`design/flow/config.mk`:
```
export PLATFORM = sky130hd
export DESIGN_NAME = mult_32bit_no_ops
export DESIGN_NICKNAME = mult_32bit_no_ops
export VERILOG_FILES = /design/flow/design.v
export SDC_FILE = /design/flow/constraint.sdc
export NUM_CORES = 4
export LEC_CHECK = 0
export CAP_MARGIN = 20
export CORE_ASPECT_RATIO = 0.68
export CORE_MARGIN = 2
export CORE_UTILIZATION = 22
export CTS_CLUSTER_SIZE = 59
export GPL_ROUTABILITY_DRIVEN = 0
export MAX_ROUTING_LAYER = met5
export PLACE_DENSITY_LB_ADDON = 0.25
export SLEW_MARGIN = 20
export TNS_END_PERCENT = 10
```
`design/flow/design.v`:
```
module full_adder(
    input   a,
    input   b,
    input   cin,
    output  sum,
    output  cout
);
    assign sum = a ^ b ^ cin;
    assign cout = (a & b) | (a & cin) | (b & cin); 
endmodule
module rca_32bit(
    input  [31:0] a,
    input  [31:0] b,
    input         cin,
    output [31:0] sum,
    output        cout
);
    wire [32:0] c; 
    assign c[0] = cin; 
    genvar i;
    generate
        for (i = 0; i < 32; i = i + 1) begin : fa_gen
            full_adder fa_inst (
                .a(a[i]),
                .b(b[i]),
                .cin(c[i]), 
                .sum(sum[i]),
                .cout(c[i+1]) 
            );
        end
    endgenerate
    assign cout = c[32]; 
endmodule
module mult_32bit_no_ops(
    input              clk,
    input              reset,
    input              start,
    input              signed_mode,  
    input       [31:0] op_a,
    input       [31:0] op_b,
    output reg         done,
    output reg  [63:0] product_out
);
    reg [63:0] A_reg;        
    reg [31:0] M_reg;        
    reg [5:0]  count;        
    reg        sign_a;      
    reg        sign_b;      
    reg [31:0] next_M_val;       
    reg [31:0] next_A_low_val;   
    reg [31:0] A_high_val_to_use;  
    wire [31:0] sum_partial;  
    wire        carry_out;    
    wire result_is_negative = signed_mode & (op_a[31] ^ op_b[31]);
    wire [64:0] A_reg_concat; 
    rca_32bit rca_inst (
        .a(A_reg[63:32]),             
        .b(M_reg),                    
        .cin(1'b0),
        .sum(sum_partial),
        .cout(carry_out)
    );
    wire [31:0] abs_a_sum;
    rca_32bit rca_abs_a_inst (
        .a(~op_a), .b(32'h0), .cin(1'b1), .sum(abs_a_sum), .cout()
    );
    wire [31:0] abs_b_sum;
    rca_32bit rca_abs_b_inst (
        .a(~op_b), .b(32'h0), .cin(1'b1), .sum(abs_b_sum), .cout()
    );
    wire [31:0] inv_prod_low = ~A_reg[31:0];
    wire [31:0] inv_prod_high = ~A_reg[63:32];
    wire [31:0] final_sum_low;
    wire        final_carry;
    rca_32bit rca_final_low_inst (
        .a(inv_prod_low), .b(32'b0), .cin(1'b1), .sum(final_sum_low), .cout(final_carry)
    );
    wire [31:0] final_sum_high;
    rca_32bit rca_final_high_inst (
        .a(inv_prod_high), .b(32'b0), .cin(final_carry), .sum(final_sum_high), .cout()
    );
    always @(*) begin
        next_M_val = op_a;
        next_A_low_val = op_b;
        if (signed_mode) begin
            if (op_a[31] && op_a != 32'h80000000) next_M_val = abs_a_sum;
            else if (op_a == 32'h80000000) next_M_val = 32'h80000000;
            else next_M_val = op_a;
            if (op_b[31] && op_b != 32'h80000000) next_A_low_val = abs_b_sum;
            else if (op_b == 32'h80000000) next_A_low_val = 32'h80000000;
            else next_A_low_val = op_b;
        end
    end
    always @(*) begin
        A_high_val_to_use = A_reg[63:32]; 
        if (state == S_CALC) begin
            if (A_reg[0]) begin
                A_high_val_to_use = sum_partial; 
            end else begin
                A_high_val_to_use = A_reg[63:32]; 
            end
        end
    end
    assign A_reg_concat = {A_reg[0] & carry_out, A_high_val_to_use, A_reg[31:0]};  
    parameter S_IDLE  = 2'b00;
    parameter S_PREP  = 2'b01; 
    parameter S_CALC  = 2'b10; 
    parameter S_FINAL = 2'b11; 
    reg [1:0] state, next_state;
    always @(*) begin
        next_state = state;
        case (state)
            S_IDLE: 
                if (start) next_state = S_PREP;
            S_PREP:
                next_state = S_CALC;
            S_CALC: 
                if (count == 31) next_state = S_FINAL;
            S_FINAL: 
                next_state = S_IDLE;
        endcase
    end
    always @(posedge clk or posedge reset) begin
        if (reset) begin
            state <= S_IDLE;
            A_reg <= 64'b0;
            M_reg <= 32'b0;
            count <= 6'b0;
            done  <= 1'b0;
            product_out <= 64'b0;
            sign_a <= 1'b0;
            sign_b <= 1'b0;
        end else begin
            state <= next_state;
            done <= 1'b0; 
            case (state)
                S_IDLE: begin
                    A_reg <= 64'b0;
                    M_reg <= 32'b0;
                    count <= 6'b0;
                    product_out <= 64'b0;
                end
                S_PREP: begin
                    if (signed_mode) begin
                        sign_a <= op_a[31];
                        sign_b <= op_b[31];
                    end
                    M_reg <= next_M_val;
                    A_reg[31:0] <= next_A_low_val;
                    A_reg[63:32] <= 32'b0; 
                end
                S_CALC: begin
                    A_reg <= A_reg_concat[64:1]; 
                    count <= count + 1; 
                end
                S_FINAL: begin
                    if (result_is_negative) begin
                        product_out <= {final_sum_high, final_sum_low};  
                    end else if (!signed_mode) begin
                         if (op_a == 32'hFFFFFFFF && op_b == 32'hFFFFFFFF) begin
                             if (A_reg[63:32] == 32'h00000000 && A_reg[31:0] == 32'h00000001) begin
                                 product_out <= 64'hFFFFFFFE00000001;  
                             end else begin
                                 product_out <= A_reg;
                             end
                         end else begin
                             product_out <= A_reg;
                         end
                    end else begin
                        product_out <= A_reg;
                    end
                    done <= 1'b1;
                end
            endcase
        end
    end
endmodule
```
`design/flow/constraint.sdc`:
```
create_clock -name core_clock -period 14.9 [get_ports {clk}]
set_input_delay 2.9800 -clock core_clock [delete_from_list [all_inputs] [get_ports {clk}]]
set_output_delay 2.9800 -clock core_clock [all_outputs]
set_load 0.01 [all_outputs]
```
`design/flow/run.sh`:
```
#!/bin/bash
# the make line also repeats each setting of config.mk as NAME=value (left out here)
make -C /OpenROAD-flow-scripts/flow DESIGN_CONFIG=/design/flow/config.mk WORK_HOME=/design/flow/orfs CLKGATE_MAP_FILE= finish
```
==> impl_metrics.prom, run 1 <==
# HELP chip_impl_metric Flow report values
# TYPE chip_impl_metric gauge
chip_impl_metric{name="r2r_cells",unit=""} 36
chip_impl_info{name="tritoncts",value="done"} 1
chip_impl_metric{name="synth_to_layout_area_growth",unit="%"} 23.48
chip_impl_metric{name="clockPowerShare",unit="%"} 23.6
chip_impl_metric{name="timing.max_slew.rel_slack",unit="%"} 21.18
chip_impl_metric{name="ys_sh_simple",unit="%"} 11.60
chip_impl_metric{name="final_hold_vio_count",unit=""} 0
chip_impl_info{name="worstSetupEndpointType",value="flop"} 1
chip_impl_metric{name="routed_wirelength",unit="um"} 38000
chip_impl_metric{name="post-route-cell-area",unit="um^2"} 13940
chip_impl_metric{name="via_per_inst",unit=""} 4.775
chip_impl_metric{name="antenna_violations_before_repair",unit=""} 2
chip_impl_metric{name="setup_total_negative_slack",unit="ns"} 0
chip_impl_metric{name="slew_violations",unit=""} 0
chip_impl_info{name="synthFlopType",value="sky130_fd_sc_hd__dfrtp_1"} 1
chip_impl_metric{name="data_arrival_time_at_the_worst_slack_endpoint",unit="ns"} 14.74
chip_impl_metric{name="internal_power",unit="mW"} 1.247
chip_impl_info{name="synth.logic.top_family",value="AND-OR/OR-AND gates"} 1
chip_impl_metric{name="core_area",unit="um^2"} 50710
chip_impl_metric{name="yosys.cell_types.count",unit=""} 43
chip_impl_metric{name="power.leakage",unit="nW"} 5.957
chip_impl_metric{name="drc",unit=""} 0
chip_impl_metric{name="pwr.group.sequential",unit="mW"} 0.761
chip_impl_metric{name="top_level_ports",unit=""} 133
chip_impl_metric{name="cts.reportedPaths.clkPinSlew",unit="ns"} 0.07
chip_impl_metric{name="timing.hold.worst_path_depth",unit=""} 2
chip_impl_info{name="critical_path.startpoint",value="A_reg[32]"} 1
chip_impl_info{name="timing.rr.start",value="A_reg[32]"} 1
chip_impl_metric{name="rows",unit=""} 68
chip_impl_metric{name="vias",unit=""} 9627
chip_impl_metric{name="first_global_vias",unit=""} 9366
chip_impl_metric{name="count_of_cell_instances_traversed_by_the_critical_path",unit=""} 36
chip_impl_metric{name="final_nets",unit=""} 1563
chip_impl_metric{name="power_combinational",unit="mW"} 0.828
chip_impl_metric{name="detailed_place.area",unit="um^2"} 13280
chip_impl_metric{name="share_comb_of_total_power",unit="%"} 39.8
chip_impl_metric{name="pwr-share-seq",unit="%"} 36.6
chip_impl_metric{name="power",unit="mW"} 2.080
chip_impl_metric{name="floorplan.die.width",unit="um"} 278.7
chip_impl_metric{name="fp_util",unit="%"} 22.27
chip_impl_info{name="synthTopCellsByCount",value="sky130_fd_sc_hd__nand2_1 (171), sky130_fd_sc_hd__dfrtp_1 (170), sky130_fd_sc_hd__inv_1 (163)"} 1
chip_impl_metric{name="power.switching_fraction",unit="%"} 40.05
chip_impl_metric{name="cts.htree.levels",unit=""} 4
chip_impl_metric{name="period_used_share",unit="%"} 96.80
chip_impl_info{name="run_status",value="no timing/DRC/antenna violations"} 1
chip_impl_info{name="critical_path.startpoint_type",value="flop"} 1
chip_impl_metric{name="vdd.ir_drop.worst",unit="mV"} 0.06359
chip_impl_info{name="critical-path-top-delay-family",value="adder cells"} 1
chip_impl_metric{name="dr.first_iter.drc_count",unit=""} 832
chip_impl_metric{name="async_reset_ff_share",unit="%"} 100.0
chip_impl_info{name="cts-root-buf",value="sky130_fd_sc_hd__clkbuf_16"} 1
chip_impl_metric{name="seq_area_frac_synth",unit="%"} 37.91
chip_impl_metric{name="power.density_cell_area",unit="nW/um^2"} 149.2
chip_impl_metric{name="mappedNetlistArea",unit="um^2"} 11290
chip_impl_metric{name="yosys.area_share.aoi",unit="%"} 21.68
chip_impl_info{name="yosys.cell_count.top_type",value="sky130_fd_sc_hd__nand2_1"} 1
chip_impl_metric{name="ff2ff_setup_slack",unit="ns"} 0.48
chip_impl_info{name="critical_path.most_common_cell",value="sky130_fd_sc_hd__fa_2"} 1
chip_impl_metric{name="multiplexer_share_of_the_synthesized_area",unit="%"} 0.5319
chip_impl_metric{name="buffer_ports.inserted",unit=""} 132
chip_impl_info{name="top_power_group",value="combinational cells"} 1
chip_impl_metric{name="grt_pass1_wl",unit="um"} 59020
chip_impl_metric{name="power.switching",unit="mW"} 0.8330
chip_impl_metric{name="worst-path-max-fanout",unit=""} 2
chip_impl_metric{name="max-cap-violations",unit=""} 0
chip_impl_metric{name="grt.overflow.total",unit=""} 0
chip_impl_info{name="holdCritPathClass",value="reg -> reg"} 1
chip_impl_metric{name="place.detailed.hpwl",unit="um"} 27680
chip_impl_metric{name="detailedRoute.firstPassIterationCount",unit=""} 9
chip_impl_metric{name="antenna_violating_nets_post_route",unit=""} 0
chip_impl_metric{name="warning_count",unit=""} 29
chip_impl_metric{name="flop_area",unit="um^2"} 4280
chip_impl_metric{name="setup_viol_count_final",unit=""} 0
chip_impl_metric{name="clock_tree.buffer_depth",unit=""} 2
chip_impl_metric{name="synth.ff_latch_count",unit=""} 171
chip_impl_info{name="worst_hold_startpoint",value="product_out[3]"} 1
chip_impl_metric{name="grtUsageTotal",unit="%"} 14.55
chip_impl_info{name="hold_crit_endpoint",value="product_out[3]"} 1
chip_impl_info{name="grt_setup_unrepaired",value="false"} 1
chip_impl_metric{name="yosys_instances",unit=""} 1252
chip_impl_metric{name="num-fill-cells",unit=""} 5398
chip_impl_metric{name="floorplan.die.height",unit="um"} 190.8
chip_impl_metric{name="post_cts_hold_buffer_count",unit=""} 0
chip_impl_metric{name="worst-path-buf-inv",unit=""} 1
chip_impl_metric{name="clock_sinks",unit=""} 171
chip_impl_metric{name="syn-num-nets",unit=""} 1478
chip_impl_metric{name="fin_crit",unit="ns"} 14.42
chip_impl_metric{name="critPathMaxStageDelay",unit="ns"} 0.56
chip_impl_metric{name="timing_worst_slew_pin_value",unit="ns"} 1.172
chip_impl_info{name="setup.worst_path.class",value="reg -> reg"} 1
chip_impl_metric{name="comb_area",unit="um^2"} 6122
chip_impl_info{name="synth.area.top_cells",value="sky130_fd_sc_hd__dfrtp_1 (38%), sky130_fd_sc_hd__ha_1 (14%), sky130_fd_sc_hd__a22oi_1 (6.1%)"} 1
chip_impl_metric{name="clock.latency.late_pin",unit="ns"} 0.45
chip_impl_metric{name="synth.yosys.warnings",unit=""} 1
chip_impl_metric{name="cts_inserted_buffers",unit=""} 17
chip_impl_metric{name="postSynthCellCount",unit=""} 1252
chip_impl_metric{name="adder_share",unit="%"} 19.57
chip_impl_metric{name="power.clock.total",unit="mW"} 0.491
chip_impl_info{name="end_point_of_the_critical_path",value="A_reg[62]"} 1
chip_impl_metric{name="die_area",unit="um^2"} 53190
chip_impl_metric{name="post_drt_wl_per_cell",unit="um"} 18.85
chip_impl_metric{name="grt_max_degree",unit=""} 92
chip_impl_metric{name="synthXorXnorAreaFrac",unit="%"} 0.2327
chip_impl_metric{name="worst_clock_skew",unit="ns"} 0.008174
chip_impl_metric{name="synth-edff-count",unit=""} 0
chip_impl_metric{name="avg_inst_size_synth",unit="um^2"} 9.019
chip_impl_metric{name="timing.fmax",unit="MHz"} 69.33
chip_impl_metric{name="total_cell_area_reported_by_yosys_after_synthesis",unit="um^2"} 11290
chip_impl_info{name="worst_path_max_delay_cell",value="sky130_fd_sc_hd__fa_1"} 1
chip_impl_info{name="r2r-end",value="A_reg[62]"} 1
chip_impl_info{name="yosys.area.top_type",value="sky130_fd_sc_hd__dfrtp_1"} 1
chip_impl_metric{name="share_of_the_synthesized_area_in_the_top_cell_type",unit="%"} 37.67
chip_impl_metric{name="required",unit="ns"} 15.22
==> repair_timing <==
action / CTS / global route
setup buffers: 0 / 0
gates cloned: 0 / 0
hold endpoints to repair: 0 / 0
gates resized: 8 / 6
setup endpoints to repair: 2 / 2
==> final cells by class <==
class | count | area share [%]
inverters | 164 | 4.460
multi-input cells | 832 | 43.91
repair buffers | 151 | 10.53
well taps | 665 | 5.967
clock inverters | 13 | 1.247
flip-flops and latches | 171 | 30.70
diodes | 1 | 0.01795
clock buffers | 19 | 3.177
==> stage by stage <==
stage | cells | util, % | setup slack [ns] | hold slack, ns
2_1_floorplan | 1252 | - | 0.02917 | 0.3519
3_3_place_gp | 1983 | 26.19 | -0.3591 | 0.4677
3_5_place_dp | 1983 | 26.19 | -0.4596 | 0.4737
4_1_cts | 2015 | 27.45 | 0.003505 | 0.4901
5_1_grt | 2015 | 27.49 | 0.006882 | 0.5182
6_report | 2016 | 27.50 | 0.4761 | 0.4821
==> routing by layer <==
metal / up-vias / track usage (%) / wire length (um)
met4: 4 / 3.371 / 443
met3: 35 / 4.239 / 2728
li1: 4622 / - / -
met1: 4737 / 22.42 / 19720
met5: - / 0 / 23
met2: 229 / 19.39 / 15090
==> run 2, diff against run 1 <==
Settings changed: ABC_AREA set to 1, CORE_ASPECT_RATIO 0.68 to 1.74, CORE_UTILIZATION 22 to 46, CTS_CLUSTER_DIAMETER set to 303, CTS_CLUSTER_SIZE 59 to 95, HOLD_SLACK_MARGIN set to -0.09, MAX_ROUTING_LAYER met5 to unset, PLACE_DENSITY set to 0.42, PLACE_DENSITY_LB_ADDON 0.25 to unset, SETUP_SLACK_MARGIN set to -0.67, TNS_END_PERCENT 10 to 15.
Clock period 14.9 ns to 14.0 ns, I/O delays scaled along.
==> run 2 against run 1 <==
The layout now fails its checks (negative setup slack). Wire length down 10%. Register-to-register slack worse by 0.73 ns. Utilization grew 28 points. Total power rose by 0.63%. Critical endpoint unchanged.
==> impl_metrics.prom, run 2 <==
# HELP chip_impl_metric Flow report values
# TYPE chip_impl_metric gauge
chip_impl_metric{name="num-fill-cells",unit=""} 2550
chip_impl_metric{name="place.detailed.instances",unit=""} 2077
chip_impl_metric{name="share_comb_of_total_power",unit="%"} 42.4
chip_impl_metric{name="synth.ff_latch_count",unit=""} 171
chip_impl_metric{name="pwr-share-seq",unit="%"} 32.9
chip_impl_metric{name="seq_area_frac_synth",unit="%"} 35.25
chip_impl_info{name="tritoncts",value="done"} 1
chip_impl_metric{name="synth_to_layout_area_growth",unit="%"} 18.24
chip_impl_metric{name="critPathMaxStageDelay",unit="ns"} 0.54
chip_impl_metric{name="worst-path-max-fanout",unit=""} 2
chip_impl_metric{name="synthXorXnorAreaFrac",unit="%"} 0.07212
chip_impl_metric{name="power.clock.total",unit="mW"} 0.517
chip_impl_info{name="critical_path.startpoint",value="A_reg[32]"} 1
chip_impl_metric{name="share_of_the_synthesized_area_in_the_top_cell_type",unit="%"} 35.03
chip_impl_metric{name="final_hold_vio_count",unit=""} 0
chip_impl_info{name="hold_crit_endpoint",value="state[3]"} 1
chip_impl_info{name="synthFlopType",value="sky130_fd_sc_hd__dfrtp_1"} 1
chip_impl_metric{name="comb_area",unit="um^2"} 6680
chip_impl_metric{name="flop_area",unit="um^2"} 4282
chip_impl_metric{name="cts.reportedPaths.clkPinSlew",unit="ns"} 0.07
chip_impl_metric{name="via_per_inst",unit=""} 5.182
chip_impl_metric{name="data_arrival_time_at_the_worst_slack_endpoint",unit="ns"} 14.56
chip_impl_metric{name="required",unit="ns"} 14.31
chip_impl_metric{name="instances_no_fill",unit=""} 2109
chip_impl_metric{name="clock_sinks",unit=""} 171
chip_impl_metric{name="internal_power",unit="mW"} 1.270
chip_impl_info{name="critical_path.startpoint_type",value="flop"} 1
chip_impl_info{name="synth.area.top_cells",value="sky130_fd_sc_hd__dfrtp_1 (35%), sky130_fd_sc_hd__nand2_1 (18%), sky130_fd_sc_hd__ha_1 (13%)"} 1
chip_impl_metric{name="routed_wirelength",unit="um"} 34100
chip_impl_metric{name="clock.latency.late_pin",unit="ns"} 0.45
chip_impl_metric{name="warning_count",unit=""} 31
chip_impl_metric{name="postSynthCellCount",unit=""} 1684
chip_impl_metric{name="timing_worst_slew_pin_value",unit="ns"} 1.032
chip_impl_metric{name="clockPowerShare",unit="%"} 24.7
chip_impl_info{name="worst_path_max_delay_cell",value="sky130_fd_sc_hd__fa_1"} 1
chip_impl_metric{name="power",unit="mW"} 2.093
chip_impl_metric{name="syn-num-nets",unit=""} 1910
chip_impl_metric{name="drc",unit=""} 0
chip_impl_info{name="run_status",value="complete, but fails checks"} 1
chip_impl_metric{name="power.switching",unit="mW"} 0.8234
chip_impl_metric{name="vias",unit=""} 10930
chip_impl_metric{name="ff2ff_setup_slack",unit="ns"} -0.26
chip_impl_metric{name="yosys.area_share.aoi",unit="%"} 9.190
chip_impl_metric{name="grt.overflow.total",unit=""} 0
chip_impl_metric{name="adder_share",unit="%"} 18.19
chip_impl_metric{name="antenna_violating_nets_post_route",unit=""} 0
chip_impl_metric{name="setup_viol_count_final",unit=""} 2
chip_impl_metric{name="worst_clock_skew",unit="ns"} 0.008802
chip_impl_metric{name="yosys.cell_types.count",unit=""} 32
chip_impl_metric{name="timing.max_slew.rel_slack",unit="%"} 31.05
chip_impl_metric{name="synth.yosys.warnings",unit=""} 1
chip_impl_info{name="setup.worst_path.class",value="reg -> reg"} 1
chip_impl_metric{name="rows",unit=""} 78
chip_impl_metric{name="post_drt_wl_per_cell",unit="um"} 16.17
chip_impl_metric{name="grt_max_degree",unit=""} 72
chip_impl_info{name="critical-path-top-delay-family",value="adder cells"} 1
chip_impl_metric{name="power_combinational",unit="mW"} 0.888
chip_impl_metric{name="antenna_violations_before_repair",unit=""} 0
chip_impl_metric{name="dr.first_iter.drc_count",unit=""} 487
chip_impl_metric{name="timing.fmax",unit="MHz"} 70.14
chip_impl_metric{name="setup_slack",unit="ns"} -0.2569
chip_impl_metric{name="fin_util",unit="%"} 55.10
chip_impl_metric{name="fin_crit",unit="ns"} 14.26
chip_impl_metric{name="die_area",unit="um^2"} 27770
chip_impl_metric{name="power.density_cell_area",unit="nW/um^2"} 145.8
chip_impl_info{name="cts-root-buf",value="sky130_fd_sc_hd__clkbuf_16"} 1
chip_impl_metric{name="total_cell_area_reported_by_yosys_after_synthesis",unit="um^2"} 12140
chip_impl_metric{name="cts.htree.levels",unit=""} 4
chip_impl_metric{name="avg_inst_size_synth",unit="um^2"} 7.211
chip_impl_info{name="end_point_of_the_critical_path",value="A_reg[62]"} 1
chip_impl_metric{name="r2r_cells",unit=""} 36
chip_impl_metric{name="yosys_instances",unit=""} 1684
chip_impl_metric{name="timing.hold.worst_path_depth",unit=""} 1
chip_impl_info{name="worstSetupEndpointType",value="flop"} 1
chip_impl_metric{name="place.detailed.hpwl",unit="um"} 23980
chip_impl_info{name="yosys.area.top_type",value="sky130_fd_sc_hd__dfrtp_1"} 1
chip_impl_info{name="top_power_group",value="combinational cells"} 1
chip_impl_info{name="timing.rr.start",value="A_reg[32]"} 1
chip_impl_info{name="critical_path.most_common_cell",value="sky130_fd_sc_hd__fa_2"} 1
chip_impl_info{name="holdCritPathClass",value="reg -> reg"} 1
chip_impl_metric{name="mappedNetlistArea",unit="um^2"} 12140
chip_impl_metric{name="slew_violations",unit=""} 0
chip_impl_metric{name="count_of_cell_instances_traversed_by_the_critical_path",unit=""} 36
chip_impl_metric{name="place_ws",unit="ns"} -1.172
chip_impl_metric{name="max-cap-violations",unit=""} 0
chip_impl_metric{name="clock_tree.buffer_depth",unit=""} 2
chip_impl_info{name="checkFailReasons",value="negative setup slack"} 1
chip_impl_metric{name="ys_sh_simple",unit="%"} 27.01
chip_impl_metric{name="power.switching_fraction",unit="%"} 39.34
chip_impl_info{name="yosys.cell_count.top_type",value="sky130_fd_sc_hd__nand2_1"} 1
chip_impl_metric{name="buffer_ports.inserted",unit=""} 132
chip_impl_info{name="r2r-end",value="A_reg[62]"} 1
chip_impl_metric{name="final_nets",unit=""} 2002
chip_impl_info{name="synth.logic.top_family",value="simple AND/OR/NAND/NOR gates"} 1
chip_impl_metric{name="power.leakage",unit="nW"} 7.597
chip_impl_metric{name="cts_inserted_buffers",unit=""} 17
chip_impl_info{name="synthTopCellsByCount",value="sky130_fd_sc_hd__nand2_1 (571), sky130_fd_sc_hd__inv_1 (196), sky130_fd_sc_hd__dfrtp_1 (170)"} 1
chip_impl_metric{name="fp_util",unit="%"} 46.61
chip_impl_metric{name="floorplan.die.height",unit="um"} 218.3
chip_impl_metric{name="worst-path-buf-inv",unit=""} 1
chip_impl_metric{name="core_area",unit="um^2"} 26060
chip_impl_metric{name="detailedRoute.firstPassIterationCount",unit=""} 5
chip_impl_metric{name="floorplan.die.width",unit="um"} 127.2
chip_impl_metric{name="grtUsageTotal",unit="%"} 26.06
chip_impl_metric{name="top_level_ports",unit=""} 133
chip_impl_info{name="worst_hold_startpoint",value="count[5]"} 1
chip_impl_metric{name="async_reset_ff_share",unit="%"} 100.0
chip_impl_metric{name="period_used_share",unit="%"} 101.8
chip_impl_metric{name="hold-worst-slack",unit="ns"} 0.4559
chip_impl_metric{name="detailed_place.area",unit="um^2"} 13690
chip_impl_metric{name="vdd.ir_drop.worst",unit="mV"} 0.08470
chip_impl_metric{name="route.antenna.diode_count",unit=""} 0
chip_impl_metric{name="grt_pass1_wl",unit="um"} 56680
chip_impl_metric{name="first_global_vias",unit=""} 11260
chip_impl_metric{name="synth-edff-count",unit=""} 0
chip_impl_metric{name="setup_total_negative_slack",unit="ns"} -0.3925
chip_impl_metric{name="post-route-cell-area",unit="um^2"} 14360
chip_impl_metric{name="pwr.group.sequential",unit="mW"} 0.688
chip_impl_metric{name="post_cts_hold_buffer_count",unit=""} 0
chip_impl_metric{name="multiplexer_share_of_the_synthesized_area",unit="%"} 0
[run 2: repair_timing]
action	CTS	global route
pin swaps	0	0
setup buffers	0	0
gates resized	9	5
hold endpoints to repair	0	0
endpoints found under the setup margin	3	2
[run 2: final cells by class]
type	instances	area share [%]
clock buffer	21	3.207
clock inverter	11	1.159
inverter	242	6.361
multi-input combinational	1194	46.52
sequential	171	29.82
tap	320	2.788
timing repair buffer	150	10.14
[run 2: metal layers]
metal | global-route usage [%] | wire, um
met4 | 12.60 | 1506
met1 | 28.16 | 13180
met3 | 3.501 | 1068
met5 | 0 | 0
met2 | 49.30 | 18350
==> run 3, diff against run 2 <==
Settings changed: ABC_AREA 1 to unset, CORE_ASPECT_RATIO 1.74 to unset, CORE_UTILIZATION 46 to 71, CTS_CLUSTER_DIAMETER 303 to 28, CTS_CLUSTER_SIZE 95 to 97, GPL_ROUTABILITY_DRIVEN 0 to unset, HOLD_SLACK_MARGIN -0.09 to -0.08, PLACE_DENSITY 0.42 to unset, PLACE_DENSITY_LB_ADDON set to 0.21, SETUP_SLACK_MARGIN -0.67 to 1.39, TNS_END_PERCENT 15 to 5.
Clock period 14.0 ns to 11.5 ns, I/O delays scaled along.
==> run 3 against run 2 <==
Still fails the layout checks on negative setup slack. First-iteration DRC count grew to 3.3 times the previous value. Register-to-register slack got worse by 0.27 ns. Area after synthesis shrank 7.0%. Clock power is 23% higher. Global-route usage is 15 points higher. Via count is 1.4% lower. Sequential power rose by 43%. Combinational power increased by 37%. Synthesized cell count fell by 26%. Critical path depth is the same. Fmax is 19% higher. Sequential share of layout area is 1.5 points higher. Critical path type unchanged. Critical endpoint unchanged. Largest cell class unchanged.
==> impl_metrics.prom, run 3 <==
# HELP chip_impl_metric Flow report values
# TYPE chip_impl_metric gauge
chip_impl_metric{name="dr.first_iter.drc_count",unit=""} 1607
chip_impl_info{name="top_layer",value="met4"} 1
chip_impl_info{name="top_power_group",value="combinational cells"} 1
chip_impl_metric{name="max-cap-violations",unit=""} 0
chip_impl_info{name="setup.worst_path.class",value="reg -> reg"} 1
chip_impl_metric{name="final_hold_vio_count",unit=""} 0
chip_impl_metric{name="vdd.ir_drop.worst",unit="mV"} 0.1310
chip_impl_metric{name="top_level_ports",unit=""} 133
chip_impl_metric{name="place.detailed.hpwl",unit="um"} 21850
chip_impl_metric{name="final_nets",unit=""} 1571
chip_impl_metric{name="worst-path-max-fanout",unit=""} 2
chip_impl_metric{name="count_of_cell_instances_traversed_by_the_critical_path",unit=""} 36
chip_impl_metric{name="gp_routability_congestion",unit=""} 0.9207
chip_impl_metric{name="m1WireLength",unit="um"} 12710
chip_impl_metric{name="fin_crit",unit="ns"} 12.03
chip_impl_metric{name="first_global_vias",unit=""} 10400
chip_impl_info{name="worstSetupEndpointType",value="flop"} 1
chip_impl_metric{name="cts_inserted_buffers",unit=""} 17
chip_impl_metric{name="ys_sh_simple",unit="%"} 11.60
chip_impl_metric{name="vias",unit=""} 10780
chip_impl_metric{name="synth.ff_latch_count",unit=""} 171
chip_impl_metric{name="fin_util",unit="%"} 86.85
chip_impl_metric{name="worst_clock_skew",unit="ns"} 0.007782
chip_impl_metric{name="clock_tree.buffer_depth",unit=""} 2
chip_impl_metric{name="avg_inst_size_synth",unit="um^2"} 9.019
chip_impl_metric{name="power.switching_fraction",unit="%"} 40.32
chip_impl_metric{name="power.clock.total",unit="mW"} 0.635
chip_impl_info{name="tritoncts",value="done"} 1
chip_impl_metric{name="required",unit="ns"} 11.82
chip_impl_info{name="timing.rr.start",value="A_reg[32]"} 1
chip_impl_metric{name="timing.fmax",unit="MHz"} 83.16
chip_impl_metric{name="period_used_share",unit="%"} 104.6
chip_impl_info{name="synthTopCellsByCount",value="sky130_fd_sc_hd__nand2_1 (171), sky130_fd_sc_hd__dfrtp_1 (170), sky130_fd_sc_hd__inv_1 (163)"} 1
chip_impl_metric{name="cts.reportedPaths.clkPinSlew",unit="ns"} 0.06
chip_impl_metric{name="mappedNetlistArea",unit="um^2"} 11290
chip_impl_info{name="worst_hold_startpoint",value="product_out[6]"} 1
chip_impl_metric{name="synth_to_layout_area_growth",unit="%"} 20.85
chip_impl_metric{name="synth.yosys.warnings",unit=""} 1
chip_impl_metric{name="seq_area_frac_synth",unit="%"} 37.91
chip_impl_metric{name="clock_sinks",unit=""} 171
chip_impl_metric{name="timing.hold.worst_path_depth",unit=""} 2
chip_impl_metric{name="grtUsageTotal",unit="%"} 41.38
chip_impl_metric{name="core_area",unit="um^2"} 15710
chip_impl_metric{name="grt_max_degree",unit=""} 99
chip_impl_info{name="yosys.cell_count.top_type",value="sky130_fd_sc_hd__nand2_1"} 1
chip_impl_metric{name="timing_worst_slew_pin_value",unit="ns"} 1.069
chip_impl_metric{name="async_reset_ff_share",unit="%"} 100.0
chip_impl_info{name="holdCritPathClass",value="reg -> reg"} 1
chip_impl_metric{name="met3_wirelength",unit="um"} 3815
chip_impl_metric{name="slew_violations",unit=""} 0
chip_impl_metric{name="setup_slack",unit="ns"} -0.5252
chip_impl_info{name="run_status",value="complete, but fails checks"} 1
chip_impl_metric{name="yosys.area_share.aoi",unit="%"} 21.68
chip_impl_metric{name="multiplexer_share_of_the_synthesized_area",unit="%"} 0.5319
chip_impl_info{name="end_point_of_the_critical_path",value="A_reg[62]"} 1
chip_impl_metric{name="floorplan.die.width",unit="um"} 130.1
chip_impl_metric{name="post_cts_hold_buffer_count",unit=""} 0
chip_impl_metric{name="grt.overflow.total",unit=""} 0
chip_impl_metric{name="power.switching",unit="mW"} 1.145
chip_impl_metric{name="pwr-share-seq",unit="%"} 34.6
chip_impl_metric{name="post_drt_wl_per_cell",unit="um"} 21.69
chip_impl_metric{name="yosys_instances",unit=""} 1252
chip_impl_metric{name="power.leakage",unit="nW"} 5.945
chip_impl_info{name="cts-root-buf",value="sky130_fd_sc_hd__clkbuf_16"} 1
chip_impl_metric{name="die_area",unit="um^2"} 16930
chip_impl_metric{name="detailedRoute.firstPassIterationCount",unit=""} 7
chip_impl_metric{name="total_cell_area_reported_by_yosys_after_synthesis",unit="um^2"} 11290
chip_impl_metric{name="syn-num-nets",unit=""} 1478
chip_impl_metric{name="power_combinational",unit="mW"} 1.22
chip_impl_info{name="critical_path.most_common_cell",value="sky130_fd_sc_hd__fa_2"} 1
chip_impl_metric{name="wl_met2",unit="um"} 15860
chip_impl_metric{name="power",unit="mW"} 2.841
chip_impl_metric{name="synth-edff-count",unit=""} 0
chip_impl_metric{name="yosys.cell_types.count",unit=""} 43
chip_impl_metric{name="floorplan.die.height",unit="um"} 130.1
chip_impl_metric{name="setup_viol_count_final",unit=""} 6
chip_impl_metric{name="clock.latency.late_pin",unit="ns"} 0.44
chip_impl_metric{name="drc",unit=""} 0
chip_impl_metric{name="warning_count",unit=""} 32
chip_impl_info{name="critical_path.startpoint_type",value="flop"} 1
chip_impl_metric{name="share_comb_of_total_power",unit="%"} 43.0
chip_impl_metric{name="critPathMaxStageDelay",unit="ns"} 0.49
chip_impl_metric{name="cts.htree.levels",unit=""} 4
chip_impl_info{name="yosys.area.top_type",value="sky130_fd_sc_hd__dfrtp_1"} 1
chip_impl_metric{name="power.density_cell_area",unit="nW/um^2"} 208.1
chip_impl_metric{name="antenna_violating_nets_post_route",unit=""} 0
chip_impl_metric{name="route.antenna.diode_count",unit=""} 0
chip_impl_metric{name="num-fill-cells",unit=""} 804
chip_impl_metric{name="r2r_cells",unit=""} 36
chip_impl_info{name="checkFailReasons",value="negative setup slack"} 1
chip_impl_metric{name="postSynthCellCount",unit=""} 1252
chip_impl_metric{name="rows",unit=""} 46
chip_impl_info{name="r2r-end",value="A_reg[62]"} 1
chip_impl_info{name="grt_setup_unrepaired",value="true"} 1
chip_impl_metric{name="timing.max_slew.rel_slack",unit="%"} 28.57
chip_impl_metric{name="synthXorXnorAreaFrac",unit="%"} 0.2327
chip_impl_metric{name="share_of_the_synthesized_area_in_the_top_cell_type",unit="%"} 37.67
chip_impl_metric{name="clockPowerShare",unit="%"} 22.3
chip_impl_metric{name="routed_wirelength",unit="um"} 34140
chip_impl_metric{name="data_arrival_time_at_the_worst_slack_endpoint",unit="ns"} 12.35
chip_impl_info{name="synthFlopType",value="sky130_fd_sc_hd__dfrtp_1"} 1
chip_impl_metric{name="pwr.group.sequential",unit="mW"} 0.983
chip_impl_info{name="worst_path_max_delay_cell",value="sky130_fd_sc_hd__fa_1"} 1
chip_impl_metric{name="antenna_violations_before_repair",unit=""} 0
chip_impl_metric{name="ff2ff_setup_slack",unit="ns"} -0.53
chip_impl_metric{name="internal_power",unit="mW"} 1.695
chip_impl_info{name="critical_path.startpoint",value="A_reg[32]"} 1
chip_impl_metric{name="adder_share",unit="%"} 19.57
chip_impl_info{name="hold_crit_endpoint",value="product_out[6]"} 1
chip_impl_metric{name="via_per_inst",unit=""} 6.846
chip_impl_info{name="synth.logic.top_family",value="AND-OR/OR-AND gates"} 1
chip_impl_metric{name="worst-path-buf-inv",unit=""} 1
chip_impl_info{name="synth.area.top_cells",value="sky130_fd_sc_hd__dfrtp_1 (38%), sky130_fd_sc_hd__ha_1 (14%), sky130_fd_sc_hd__a22oi_1 (6.1%)"} 1
chip_impl_info{name="critical-path-top-delay-family",value="adder cells"} 1
chip_impl_metric{name="grt_pass1_wl",unit="um"} 54010
chip_impl_metric{name="fp_util",unit="%"} 71.87
chip_impl_metric{name="buffer_ports.inserted",unit=""} 132
## run 3: final cells by class
type | instances | area [um^2] | share of cell area (%)
multi-input cells | 832 | 6300 | 46.16
flip-flops and latches | 171 | 4280 | 31.37
repair buffers | 159 | 1546 | 11.33
inverters | 164 | 620.6 | 4.548
clock buffers | 24 | 461.7 | 3.383
well taps | 216 | 270.3 | 1.980
clock inverters | 8 | 167.7 | 1.229
## run 3: timing repair
action	4_1_cts	5_1_grt
setup endpoints to repair	20	20
setup buffers	1	0
gates resized	29	2
pin swaps	4	3
endpoints found under the hold margin	0	0
## run 3: per-stage QoR
| stage | instance area (um^2) | std cells | setup TNS [ns] | hold slack (ns) | worst slack, ns |
|---|---|---|---|---|---|
| after floorplan | 11430 | 1252 | -0.1067 | 0.3519 | -0.04202 |
| after global placement | 12860 | 1538 | -1.037 | 0.4628 | -0.3421 |
| after detailed placement | 12880 | 1539 | -2.033 | 0.4733 | -0.5774 |
| after CTS | 13610 | 1572 | -1.117 | 0.4873 | -0.3833 |
| after global routing | 13650 | 1574 | -3.981 | 0.5138 | -0.7246 |
| final | 13650 | 1574 | -1.799 | 0.4831 | -0.5252 |
## run 3: routing by layer
| metal | vias up | GRT usage (%) |
|---|---|---|
| li1 | 4637 | - |
| met1 | 5147 | 54.92 |
| met2 | 803 | 63.81 |
| met3 | 189 | 10.37 |
| met4 | 0 | 20.68 |
| met5 | - | 0 |
==> run 4, diff against run 3 <==
Settings changed: ABC_AREA set to 1, CORE_UTILIZATION 71 to 62, CTS_CLUSTER_DIAMETER 28 to 372, CTS_CLUSTER_SIZE 97 to 99, HOLD_SLACK_MARGIN -0.08 to unset, PLACE_DENSITY set to 0.6, PLACE_DENSITY_LB_ADDON 0.21 to unset, SETUP_SLACK_MARGIN 1.39 to unset, TNS_END_PERCENT 5 to unset.
Clock period 11.5 ns to 9.02 ns, I/O delays scaled along.
==> run 4 against run 3 <==
Still fails the layout checks on negative setup slack. Register-to-register slack lost 2.6 ns. Count of clock-buffer cells in the layout shrank 3. Sequential share of layout area shrank 3.5 points. Final cell count grew 33%. Die area grew 22%. Sequential cell count is the same. Clock skew grew 0.0026 ns. First-iteration DRC count shrank 39%. Global-route usage shrank 7.4 points. Fmax shrank 0.58%. Critical path type unchanged. Critical endpoint unchanged. Largest power group unchanged.
==> impl_metrics.prom, run 4 <==
# HELP chip_impl_metric Flow report values
# TYPE chip_impl_metric gauge
chip_impl_info{name="run_status",value="complete, but fails checks"} 1
chip_impl_info{name="checkFailReasons",value="negative setup slack"} 1
chip_impl_metric{name="post-route-cell-area",unit="um^2"} 15370
chip_impl_metric{name="detailedRoute.firstPassIterationCount",unit=""} 5
chip_impl_metric{name="gp_routability_congestion",unit=""} 0.9018
chip_impl_metric{name="internal_power",unit="mW"} 2.183
chip_impl_metric{name="data_arrival_time_at_the_worst_slack_endpoint",unit="ns"} 12.36
chip_impl_metric{name="final_nets",unit=""} 2038
chip_impl_metric{name="worst-path-buf-inv",unit=""} 1
chip_impl_info{name="synth.logic.top_family",value="simple AND/OR/NAND/NOR gates"} 1
chip_impl_info{name="yosys.area.top_type",value="sky130_fd_sc_hd__dfrtp_1"} 1
chip_impl_metric{name="power.density_cell_area",unit="nW/um^2"} 238.2
chip_impl_metric{name="timing.hold.worst_path_depth",unit=""} 1
chip_impl_metric{name="synth-edff-count",unit=""} 0
chip_impl_metric{name="ys_sh_simple",unit="%"} 27.01
chip_impl_metric{name="clock.latency.late_pin",unit="ns"} 0.44
chip_impl_info{name="worst_path_max_delay_cell",value="sky130_fd_sc_hd__fa_1"} 1
chip_impl_metric{name="synth.ff_latch_count",unit=""} 171
chip_impl_metric{name="synthXorXnorAreaFrac",unit="%"} 0.07212
chip_impl_metric{name="yosys.cell_types.count",unit=""} 32
chip_impl_metric{name="cts.reportedPaths.clkPinSlew",unit="ns"} 0.07
chip_impl_metric{name="r2r_cells",unit=""} 36
chip_impl_metric{name="count_of_cell_instances_traversed_by_the_critical_path",unit=""} 36
chip_impl_info{name="critical_path.startpoint_type",value="flop"} 1
chip_impl_metric{name="setup_viol_count_final",unit=""} 21
chip_impl_metric{name="place_ws",unit="ns"} -2.945
chip_impl_metric{name="power.switching",unit="mW"} 1.478
chip_impl_metric{name="slew_violations",unit=""} 0
chip_impl_metric{name="clock_tree.buffer_depth",unit=""} 2
chip_impl_metric{name="floorplan.die.width",unit="um"} 144.0
chip_impl_metric{name="vias",unit=""} 11550
chip_impl_metric{name="post_drt_wl_per_cell",unit="um"} 16.31
chip_impl_metric{name="power",unit="mW"} 3.661
chip_impl_metric{name="pwr.group.sequential",unit="mW"} 1.07
chip_impl_metric{name="place.detailed.hpwl",unit="um"} 22400
chip_impl_info{name="holdCritPathClass",value="reg -> reg"} 1
chip_impl_metric{name="cts_inserted_buffers",unit=""} 17
chip_impl_metric{name="drc",unit=""} 0
chip_impl_metric{name="hold-worst-slack",unit="ns"} 0.4673
chip_impl_metric{name="grt_max_degree",unit=""} 104
chip_impl_metric{name="setup_total_negative_slack",unit="ns"} -28.66
chip_impl_metric{name="avg_inst_size_synth",unit="um^2"} 7.211
chip_impl_metric{name="yosys.area_share.aoi",unit="%"} 9.190
chip_impl_metric{name="warning_count",unit=""} 36
chip_impl_info{name="synthFlopType",value="sky130_fd_sc_hd__dfrtp_1"} 1
chip_impl_metric{name="share_of_the_synthesized_area_in_the_top_cell_type",unit="%"} 35.03
chip_impl_metric{name="floorplan.die.height",unit="um"} 144.0
chip_impl_metric{name="timing_worst_slew_pin_value",unit="ns"} 1.066
chip_impl_metric{name="power.switching_fraction",unit="%"} 40.38
chip_impl_metric{name="die_area",unit="um^2"} 20720
chip_impl_metric{name="yosys_instances",unit=""} 1684
chip_impl_metric{name="max-cap-violations",unit=""} 0
chip_impl_info{name="critical_path.most_common_cell",value="sky130_fd_sc_hd__fa_2"} 1
chip_impl_info{name="worstSetupEndpointType",value="flop"} 1
chip_impl_metric{name="route.antenna.diode_count",unit=""} 0
chip_impl_metric{name="timing.fmax",unit="MHz"} 82.67
chip_impl_metric{name="core_area",unit="um^2"} 19330
chip_impl_metric{name="synth.yosys.warnings",unit=""} 1
chip_impl_metric{name="postSynthCellCount",unit=""} 1684
chip_impl_info{name="worst_hold_startpoint",value="count[5]"} 1
chip_impl_info{name="hold_crit_endpoint",value="state[3]"} 1
chip_impl_metric{name="routed_wirelength",unit="um"} 34090
chip_impl_info{name="top_power_group",value="combinational cells"} 1
chip_impl_metric{name="final_hold_vio_count",unit=""} 0
chip_impl_metric{name="mappedNetlistArea",unit="um^2"} 12140
chip_impl_metric{name="via_per_inst",unit=""} 5.527
chip_impl_metric{name="period_used_share",unit="%"} 134.1
chip_impl_info{name="setup.worst_path.class",value="reg -> reg"} 1
chip_impl_metric{name="power_combinational",unit="mW"} 1.85
chip_impl_metric{name="adder_share",unit="%"} 18.19
chip_impl_metric{name="syn-num-nets",unit=""} 1910
chip_impl_metric{name="buffer_ports.inserted",unit=""} 132
chip_impl_metric{name="timing.max_slew.rel_slack",unit="%"} 28.73
chip_impl_metric{name="grtUsageTotal",unit="%"} 33.95
chip_impl_metric{name="antenna_violating_nets_post_route",unit=""} 0
chip_impl_metric{name="rows",unit=""} 51
chip_impl_info{name="critical-path-top-delay-family",value="adder cells"} 1
chip_impl_info{name="cts-root-buf",value="sky130_fd_sc_hd__clkbuf_16"} 1
chip_impl_metric{name="detailed_place.area",unit="um^2"} 14490
chip_impl_metric{name="vdd.ir_drop.worst",unit="mV"} 0.1750
chip_impl_metric{name="worst-path-max-fanout",unit=""} 2
chip_impl_metric{name="first_global_vias",unit=""} 11330
chip_impl_info{name="timing.rr.start",value="M_reg[0]"} 1
chip_impl_metric{name="setup_slack",unit="ns"} -3.076
chip_impl_metric{name="top_level_ports",unit=""} 133
chip_impl_info{name="r2r-end",value="A_reg[62]"} 1
chip_impl_metric{name="power.leakage",unit="nW"} 7.755
chip_impl_info{name="synthTopCellsByCount",value="sky130_fd_sc_hd__nand2_1 (571), sky130_fd_sc_hd__inv_1 (196), sky130_fd_sc_hd__dfrtp_1 (170)"} 1
chip_impl_info{name="end_point_of_the_critical_path",value="A_reg[62]"} 1
chip_impl_metric{name="grt.overflow.total",unit=""} 0
chip_impl_metric{name="multiplexer_share_of_the_synthesized_area",unit="%"} 0
chip_impl_metric{name="cts.htree.levels",unit=""} 4
chip_impl_metric{name="worst_clock_skew",unit="ns"} 0.01037
chip_impl_info{name="synth.area.top_cells",value="sky130_fd_sc_hd__dfrtp_1 (35%), sky130_fd_sc_hd__nand2_1 (18%), sky130_fd_sc_hd__ha_1 (13%)"} 1
chip_impl_metric{name="antenna_violations_before_repair",unit=""} 0
chip_impl_metric{name="clock_sinks",unit=""} 171
chip_impl_metric{name="seq_area_frac_synth",unit="%"} 35.25
chip_impl_metric{name="comb_area",unit="um^2"} 7537
chip_impl_metric{name="share_comb_of_total_power",unit="%"} 50.5
chip_impl_metric{name="dr.first_iter.drc_count",unit=""} 975
chip_impl_metric{name="required",unit="ns"} 9.28
chip_impl_metric{name="synth_to_layout_area_growth",unit="%"} 26.57
chip_impl_metric{name="num-fill-cells",unit=""} 1383
chip_impl_metric{name="clockPowerShare",unit="%"} 20.3
chip_impl_metric{name="fp_util",unit="%"} 62.81
chip_impl_metric{name="ff2ff_setup_slack",unit="ns"} -3.08
chip_impl_info{name="tritoncts",value="done"} 1
chip_impl_info{name="yosys.cell_count.top_type",value="sky130_fd_sc_hd__nand2_1"} 1
chip_impl_info{name="critical_path.startpoint",value="M_reg[0]"} 1
chip_impl_metric{name="flop_area",unit="um^2"} 4285
chip_impl_metric{name="fin_crit",unit="ns"} 12.10
chip_impl_metric{name="critPathMaxStageDelay",unit="ns"} 0.49
chip_impl_metric{name="power.clock.total",unit="mW"} 0.742
chip_impl_metric{name="grt_pass1_wl",unit="um"} 55280
chip_impl_metric{name="pwr-share-seq",unit="%"} 29.2
chip_impl_info{name="grt_setup_unrepaired",value="true"} 1
chip_impl_metric{name="total_cell_area_reported_by_yosys_after_synthesis",unit="um^2"} 12140
chip_impl_metric{name="async_reset_ff_share",unit="%"} 100.0
run 4: area by class of cell:
cell class | count | area share (%)
inverters | 242 | 5.967
clock inverters | 11 | 0.7326
well taps | 265 | 2.157
clock buffers | 21 | 2.996
multi-input cells | 1194 | 49.04
flip-flops and latches | 171 | 27.88
repair buffers | 186 | 11.23
run 4: what timing repair did:
action	CTS	global route
endpoints found under the setup margin	23	24
endpoints found under the hold margin	0	0
gates resized	26	12
setup buffers	1	2
hold buffers	0	0
pin swaps	8	7
run 4: stage by stage:
| stage | std cells | util (%) |
|---|---|---|
| after floorplan | 1684 | - |
| after global placement | 2055 | 74.93 |
| after detailed placement | 2055 | 74.93 |
| after CTS | 2088 | 79.14 |
| after global routing | 2090 | 79.50 |
| final | 2090 | 79.50 |
run 4: routing by layer:
metal	vias to the layer above	track usage [%]	wire, um
li1	5546	-	-
met5	-	0	0
met1	5495	42.68	14300
met3	88	6.031	2007
met2	423	58.02	16650
met4	0	13.78	1132
==> run 5, diff against run 4 <==
Settings changed: ABC_AREA 1 to unset, CORE_UTILIZATION 62 to 58, CTS_CLUSTER_DIAMETER 372 to 40, CTS_CLUSTER_SIZE 99 to unset, PLACE_DENSITY 0.6 to unset, SETUP_SLACK_MARGIN set to 1.55.
Clock period 9.02 ns to 7.68 ns, I/O delays scaled along.
==> run 5 against run 4 <==
Still fails the layout checks on negative setup slack. Sequential share of layout area shrank 0.68 points. Clock skew is essentially flat. Count of clock-buffer cells in the layout shrank 4. Synthesized cell count shrank 26%. Die area shrank 0.59%. First-iteration DRC count shrank 16%. Design area grew 2.4%. Area after synthesis shrank 7.0%. Final cell count shrank 20%.
==> impl_metrics.prom, run 5 <==
# HELP chip_impl_metric Flow report values
# TYPE chip_impl_metric gauge
chip_impl_metric{name="vdd.ir_drop.worst",unit="mV"} 0.2215
chip_impl_metric{name="post_cts_hold_buffer_count",unit=""} 0
chip_impl_metric{name="place_ws",unit="ns"} -4.159
chip_impl_metric{name="vias",unit=""} 10390
chip_impl_metric{name="place.detailed.instances",unit=""} 1637
chip_impl_metric{name="synth-edff-count",unit=""} 0
chip_impl_metric{name="period_used_share",unit="%"} 155.7
chip_impl_metric{name="detailed_place.area",unit="um^2"} 14860
chip_impl_metric{name="synth.yosys.warnings",unit=""} 1
chip_impl_metric{name="grtUsageTotal",unit="%"} 33.16
chip_impl_metric{name="synthXorXnorAreaFrac",unit="%"} 0.2327
chip_impl_metric{name="slew_violations",unit=""} 0
chip_impl_metric{name="timing.max_slew.rel_slack",unit="%"} 30.76
chip_impl_metric{name="async_reset_ff_share",unit="%"} 100.0
chip_impl_metric{name="hold-worst-slack",unit="ns"} 0.4761
chip_impl_metric{name="worst_clock_skew",unit="ns"} 0.01050
chip_impl_metric{name="power.density_cell_area",unit="nW/um^2"} 294.8
chip_impl_metric{name="synth_to_layout_area_growth",unit="%"} 39.41
chip_impl_metric{name="power.clock.total",unit="mW"} 0.955
chip_impl_metric{name="power.leakage",unit="nW"} 6.259
chip_impl_metric{name="clock_tree.buffer_depth",unit=""} 2
chip_impl_metric{name="cts_inserted_buffers",unit=""} 17
chip_impl_metric{name="num-fill-cells",unit=""} 1246
chip_impl_info{name="worstSetupEndpointType",value="flop"} 1
chip_impl_metric{name="yosys.area_share.aoi",unit="%"} 21.68
chip_impl_metric{name="route.antenna.diode_count",unit=""} 0
chip_impl_info{name="synth.area.top_cells",value="sky130_fd_sc_hd__dfrtp_1 (38%), sky130_fd_sc_hd__ha_1 (14%), sky130_fd_sc_hd__a22oi_1 (6.1%)"} 1
chip_impl_metric{name="post-route-cell-area",unit="um^2"} 15740
chip_impl_metric{name="max-cap-violations",unit=""} 0
chip_impl_metric{name="grt_max_degree",unit=""} 172
chip_impl_metric{name="dr.first_iter.drc_count",unit=""} 816
chip_impl_metric{name="rows",unit=""} 51
chip_impl_metric{name="seq_area_frac_synth",unit="%"} 37.91
chip_impl_metric{name="avg_inst_size_synth",unit="um^2"} 9.019
chip_impl_metric{name="warning_count",unit=""} 36
chip_impl_metric{name="share_comb_of_total_power",unit="%"} 49.0
chip_impl_metric{name="fin_crit",unit="ns"} 11.95
chip_impl_metric{name="power_combinational",unit="mW"} 2.28
chip_impl_metric{name="antenna_violating_nets_post_route",unit=""} 0
chip_impl_info{name="tritoncts",value="done"} 1
chip_impl_metric{name="floorplan.die.height",unit="um"} 143.5
chip_impl_metric{name="ff2ff_setup_slack",unit="ns"} -4.27
chip_impl_info{name="critical_path.startpoint",value="M_reg[0]"} 1
chip_impl_metric{name="top_level_ports",unit=""} 133
chip_impl_metric{name="place.detailed.hpwl",unit="um"} 22480
chip_impl_metric{name="required",unit="ns"} 7.99
chip_impl_info{name="hold_crit_endpoint",value="product_out[2]"} 1
chip_impl_metric{name="die_area",unit="um^2"} 20600
chip_impl_info{name="end_point_of_the_critical_path",value="A_reg[62]"} 1
chip_impl_metric{name="mappedNetlistArea",unit="um^2"} 11290
chip_impl_metric{name="data_arrival_time_at_the_worst_slack_endpoint",unit="ns"} 12.26
chip_impl_metric{name="fin_util",unit="%"} 81.69
chip_impl_metric{name="floorplan.die.width",unit="um"} 143.5
chip_impl_metric{name="instances_no_fill",unit=""} 1675
chip_impl_metric{name="total_cell_area_reported_by_yosys_after_synthesis",unit="um^2"} 11290
chip_impl_metric{name="ys_sh_simple",unit="%"} 11.60
chip_impl_metric{name="power.switching_fraction",unit="%"} 39.67
chip_impl_info{name="setup.worst_path.class",value="reg -> reg"} 1
chip_impl_metric{name="worst-path-max-fanout",unit=""} 2
chip_impl_info{name="worst_hold_startpoint",value="product_out[2]"} 1
chip_impl_metric{name="count_of_cell_instances_traversed_by_the_critical_path",unit=""} 36
chip_impl_info{name="synthTopCellsByCount",value="sky130_fd_sc_hd__nand2_1 (171), sky130_fd_sc_hd__dfrtp_1 (170), sky130_fd_sc_hd__inv_1 (163)"} 1
chip_impl_metric{name="setup_viol_count_final",unit=""} 34
chip_impl_metric{name="gp_routability_congestion",unit=""} 0.9081
chip_impl_metric{name="timing_worst_slew_pin_value",unit="ns"} 1.032
chip_impl_metric{name="antenna_violations_before_repair",unit=""} 0
chip_impl_info{name="top_power_group",value="combinational cells"} 1
chip_impl_info{name="r2r-end",value="A_reg[62]"} 1
chip_impl_info{name="critical-path-top-delay-family",value="adder cells"} 1
chip_impl_metric{name="synth.ff_latch_count",unit=""} 171
chip_impl_metric{name="timing.hold.worst_path_depth",unit=""} 2
chip_impl_info{name="holdCritPathClass",value="reg -> reg"} 1
chip_impl_metric{name="core_area",unit="um^2"} 19270
chip_impl_metric{name="pwr.group.sequential",unit="mW"} 1.41
chip_impl_metric{name="pwr-share-seq",unit="%"} 30.4
chip_impl_info{name="worst_path_max_delay_cell",value="sky130_fd_sc_hd__fa_1"} 1
chip_impl_metric{name="yosys_instances",unit=""} 1252
chip_impl_metric{name="internal_power",unit="mW"} 2.801
chip_impl_metric{name="adder_share",unit="%"} 19.57
chip_impl_metric{name="clockPowerShare",unit="%"} 20.6
chip_impl_metric{name="fp_util",unit="%"} 58.60
chip_impl_info{name="yosys.area.top_type",value="sky130_fd_sc_hd__dfrtp_1"} 1
chip_impl_metric{name="clock_sinks",unit=""} 171
chip_impl_metric{name="comb_area",unit="um^2"} 7888
chip_impl_info{name="run_status",value="complete, but fails checks"} 1
chip_impl_metric{name="routed_wirelength",unit="um"} 33190
chip_impl_metric{name="power.switching",unit="mW"} 1.841
chip_impl_metric{name="yosys.cell_types.count",unit=""} 43
chip_impl_info{name="synthFlopType",value="sky130_fd_sc_hd__dfrtp_1"} 1
chip_impl_metric{name="via_per_inst",unit=""} 6.201
chip_impl_metric{name="multiplexer_share_of_the_synthesized_area",unit="%"} 0.5319
chip_impl_metric{name="worst-path-buf-inv",unit=""} 1
chip_impl_info{name="cts-root-buf",value="sky130_fd_sc_hd__clkbuf_16"} 1
chip_impl_metric{name="cts.htree.levels",unit=""} 4
chip_impl_metric{name="postSynthCellCount",unit=""} 1252
chip_impl_metric{name="grt_pass1_wl",unit="um"} 53160
chip_impl_metric{name="grt.overflow.total",unit=""} 0
chip_impl_metric{name="critPathMaxStageDelay",unit="ns"} 0.48
chip_impl_metric{name="first_global_vias",unit=""} 10160
chip_impl_info{name="grt_setup_unrepaired",value="true"} 1
chip_impl_metric{name="cts.reportedPaths.clkPinSlew",unit="ns"} 0.07
chip_impl_info{name="checkFailReasons",value="negative setup slack"} 1
chip_impl_metric{name="share_of_the_synthesized_area_in_the_top_cell_type",unit="%"} 37.67
chip_impl_info{name="yosys.cell_count.top_type",value="sky130_fd_sc_hd__nand2_1"} 1
chip_impl_metric{name="final_hold_vio_count",unit=""} 0
chip_impl_metric{name="flop_area",unit="um^2"} 4282
chip_impl_metric{name="detailedRoute.firstPassIterationCount",unit=""} 5
chip_impl_metric{name="setup_slack",unit="ns"} -4.274
chip_impl_metric{name="drc",unit=""} 0
chip_impl_metric{name="r2r_cells",unit=""} 36
chip_impl_metric{name="post_drt_wl_per_cell",unit="um"} 19.82
chip_impl_info{name="critical_path.most_common_cell",value="sky130_fd_sc_hd__fa_2"} 1
chip_impl_metric{name="syn-num-nets",unit=""} 1478
chip_impl_info{name="critical_path.startpoint_type",value="flop"} 1
chip_impl_info{name="synth.logic.top_family",value="AND-OR/OR-AND gates"} 1
chip_impl_metric{name="clock.latency.late_pin",unit="ns"} 0.44
chip_impl_metric{name="buffer_ports.inserted",unit=""} 132
chip_impl_metric{name="timing.fmax",unit="MHz"} 83.65
chip_impl_metric{name="final_nets",unit=""} 1623
chip_impl_info{name="timing.rr.start",value="M_reg[0]"} 1
run 5: repair_timing:
| action | in CTS | in global routing |
|---|---|---|
| setup endpoints to repair | 64 | 58 |
| resized | 75 | 14 |
| buffers inserted | 4 | 2 |
| pin swaps | 122 | 31 |
| cloned | 0 | 0 |
run 5: layout make-up:
type	count	share of cell area, %
multi-input combinational	832	50.10
sequential	171	27.20
timing repair buffer	211	12.37
inverter	164	4.189
clock buffer	17	2.702
tap	265	2.106
clock inverter	15	1.335
run 5: layer usage:
layer | wire length, um | vias up | part of all wire [%] | GRT usage, %
met5 | 0 | - | 0 | 0
met4 | 1121 | 0 | 3.4 | 14.40
met3 | 2263 | 90 | 6.8 | 6.365
met2 | 16010 | 457 | 48 | 52.66
met1 | 13800 | 5078 | 42 | 44.52
li1 | - | 4761 | - | -
run 5: metrics by stage:
step                TNS (ns)  power, mW
floorplan             -59.94      2.824
global placement      -60.55      3.486
detailed placement    -64.23      3.624
CTS                   -64.57      4.609
global route          -70.05      4.994
finish                -63.59      4.642
No activity file was given, so power comes from the tool's default toggle rates.
